==> flow/design.v (excerpt) <==
module TM_ALU (
    input  wire        clk,
    input  wire        reset,
    input  wire [7:0]  AvgTxLen,
    input  wire [7:0]  InstExed,
    input  wire [7:0]  CurTxLen,
    output wire [7:0]  AvgTxLen_new,
    output wire [7:0]  InstExed_new
);
Size in the first run: about 1,500 cells after synthesis, ~64 flip-flops, about 42 I/O pins, roughly 0.010 sq mm of cells after synthesis.
Settings: LEC_CHECK=0, ABC_AREA=1, CAP_MARGIN=20, CORE_MARGIN=5, CORE_UTILIZATION=66, HOLD_SLACK_MARGIN=0.06, SETUP_SLACK_MARGIN=-2.0, SLEW_MARGIN=20, TNS_END_PERCENT=5; clock period 30.0 ns.
run.sh (not shown) runs the stock make flow with config.mk's settings and CLKGATE_MAP_FILE=.
The starting point produced a clean layout.
Edit:
==> flow/config.mk (replaced) <==
export PLATFORM = sky130hd
export DESIGN_NAME = TM_ALU
export DESIGN_NICKNAME = TM_ALU
export VERILOG_FILES = /design/flow/design.v
export SDC_FILE = /design/flow/constraint.sdc
export NUM_CORES = 4
export LEC_CHECK = 0
export ABC_AREA = 1
export CAP_MARGIN = 5
export CORE_MARGIN = 2
export CORE_UTILIZATION = 40
export CTS_CLUSTER_DIAMETER = 346
export CTS_CLUSTER_SIZE = 49
export HOLD_SLACK_MARGIN = -0.09
export PLACE_DENSITY_LB_ADDON = 0.01
export SLEW_MARGIN = 20
export TNS_END_PERCENT = 35
Effect: Worst hold slack is better by 3.9 ps; design area goes up by 4.6%; first-iteration DRC count shrinks by 28%.
Edit:
==> flow/config.mk (replaced) <==
export PLATFORM = sky130hd
export DESIGN_NAME = TM_ALU
export DESIGN_NICKNAME = TM_ALU
export VERILOG_FILES = /design/flow/design.v
export SDC_FILE = /design/flow/constraint.sdc
export NUM_CORES = 4
export LEC_CHECK = 0
export ABC_AREA = 1
export CAP_MARGIN = 20
export CORE_MARGIN = 2
export CORE_UTILIZATION = 58
export SLEW_MARGIN = 20
==> flow/constraint.sdc (replaced) <==
create_clock -name core_clock -period 24.7 [get_ports {clk}]
set_input_delay 4.9400 -clock core_clock [delete_from_list [all_inputs] [get_ports {clk}]]
set_output_delay 4.9400 -clock core_clock [all_outputs]
set_load 0.01 [all_outputs]
After rerunning: Register-to-register slack degrades by 2200 ps. Die area goes down by a quarter to a third. Routed wire length rises by about a fifth. Setup slack gets worse by 2200 ps. Cell count goes down slightly. Critical path depth goes down by 1. Hold slack improves by 11 ps. Synthesized area does not change. Sequential cell count stays the same.
Edit:
--- a/flow/config.mk
+++ b/flow/config.mk
@@ -6,5 +6,4 @@
 export NUM_CORES = 4
 export LEC_CHECK = 0
-export ABC_AREA = 1
 export CAP_MARGIN = 20
 export CORE_MARGIN = 2
==> flow/constraint.sdc (replaced) <==
create_clock -name core_clock -period 16.2 [get_ports {clk}]
set_input_delay 3.2400 -clock core_clock [delete_from_list [all_inputs] [get_ports {clk}]]
set_output_delay 3.2400 -clock core_clock [all_outputs]
set_load 0.01 [all_outputs]
What happened: This time the run ended with an error in global routing (5_1_grt); area after synthesis falls by about 2.7%; synthesized cell count fell by 21%; die size falls by about 2.6%.

---

The RTL this note starts from:
==> flow/design.v <==
module TM_ALU (
    input  wire        clk,
    input  wire        reset,
    input  wire [7:0]  AvgTxLen,
    input  wire [7:0]  InstExed,
    input  wire [7:0]  CurTxLen,
    output wire [7:0]  AvgTxLen_new,
    output wire [7:0]  InstExed_new
);
    reg [15:0] mac_result;  
    reg [7:0]  inc_result;
    reg [15:0] mac_reg;     
    reg [7:0]  inc_reg;      
    reg [7:0]  AvgTxLen_reg;  
    always @(posedge clk) begin
        if (reset) begin
            mac_reg      <= 0;
            inc_reg      <= 0;
            AvgTxLen_reg <= 0;
        end else begin
            mac_result     <= AvgTxLen * InstExed;
            mac_reg      <= mac_result + CurTxLen;
            inc_result     <= InstExed + 1;
            inc_reg      <= inc_result;
            AvgTxLen_reg <= AvgTxLen;  
        end
    end
    reg [7:0] AvgTxLen_new_reg;
    always @(posedge clk) begin
        if (reset) begin
            AvgTxLen_new_reg <= 0;
        end else begin
            if (inc_reg == 0) begin  
                AvgTxLen_new_reg <= 0;
            end else begin
                AvgTxLen_new_reg <= mac_reg / inc_reg;
            end
        end
    end
    assign AvgTxLen_new  = AvgTxLen_new_reg;
    assign InstExed_new = (reset) ? 8'b0 : AvgTxLen_reg;  
endmodule
clock: 51.9 ns
lec_check: 0
cap_margin: 20
cell_pad_in_sites_global_placement: 1
core_aspect_ratio: 1.43
core_margin: 5
core_utilization: 67
cts_cluster_diameter: 322
cts_cluster_size: 19
gpl_timing_driven: 1
max_routing_layer: met4
min_routing_layer: met2
place_density: 0.64
setup_slack_margin: 1.07
slew_margin: 20
tns_end_percent: 15
The first run did not get past global placement (3_3_place_gp) (GPL-0301).
Change:
--- a/flow/config.mk
+++ b/flow/config.mk
@@ -9,2 +8,0 @@
-export CELL_PAD_IN_SITES_GLOBAL_PLACEMENT = 1
-export CORE_ASPECT_RATIO = 1.43
@@ -12,4 +10,2 @@
-export CORE_UTILIZATION = 67
-export CTS_CLUSTER_DIAMETER = 322
-export CTS_CLUSTER_SIZE = 19
-export GPL_TIMING_DRIVEN = 1
+export CORE_UTILIZATION = 31
+export GPL_TIMING_DRIVEN = 0
@@ -17 +12,0 @@
-export MIN_ROUTING_LAYER = met2
@@ -21 +16 @@
-export TNS_END_PERCENT = 15
+export TNS_END_PERCENT = 75
This time the run finished with timing, DRC and antenna clean.
Synthesized cell count is unchanged.
Synthesized area stays the same.
Die area went up by 110%.
Change:
==> flow/config.mk (replaced) <==
export PLATFORM = sky130hd
export DESIGN_NAME = TM_ALU
export DESIGN_NICKNAME = TM_ALU
export VERILOG_FILES = /design/flow/design.v
export SDC_FILE = /design/flow/constraint.sdc
export NUM_CORES = 4
export LEC_CHECK = 0
export CAP_MARGIN = 20
export CORE_MARGIN = 2
export CORE_UTILIZATION = 17
export SLEW_MARGIN = 20
==> flow/constraint.sdc (replaced) <==
create_clock -name core_clock -period 29.0 [get_ports {clk}]
set_input_delay 5.8000 -clock core_clock [delete_from_list [all_inputs] [get_ports {clk}]]
set_output_delay 5.8000 -clock core_clock [all_outputs]
set_load 0.01 [all_outputs]
Effect: Global-route usage shrinks by 4.3 points. Cell area grows by 16%. Wire length grows by 23%. Sequential share of layout area shrinks by 1.9 points. Synthesized area stays the same. Flip-flop count is unchanged. Clock skew barely changes.
Change:
--- a/flow/config.mk
+++ b/flow/config.mk
@@ -7,0 +8 @@
+export ABC_AREA = 1
@@ -10 +11,3 @@
-export CORE_UTILIZATION = 17
+export CORE_UTILIZATION = 72
+export PLACE_DENSITY = 0.4
+export SETUP_SLACK_MARGIN = -1.36
==> flow/constraint.sdc (replaced) <==
create_clock -name core_clock -period 27.6 [get_ports {clk}]
set_input_delay 5.5200 -clock core_clock [delete_from_list [all_inputs] [get_ports {clk}]]
set_output_delay 5.5200 -clock core_clock [all_outputs]
set_load 0.01 [all_outputs]
The changed run produced a clean layout.
Clock-buffer cell count rises by 2.
Via count rises by 3.1%.
Flip-flop count stays the same.
Setup slack got worse by 0.16 ns.
Design area falls by 12%.
Wire length falls by 19%.
Non-clock buffer count falls by 62.
Critical path depth rises by 54.
Cell count falls by 17%.
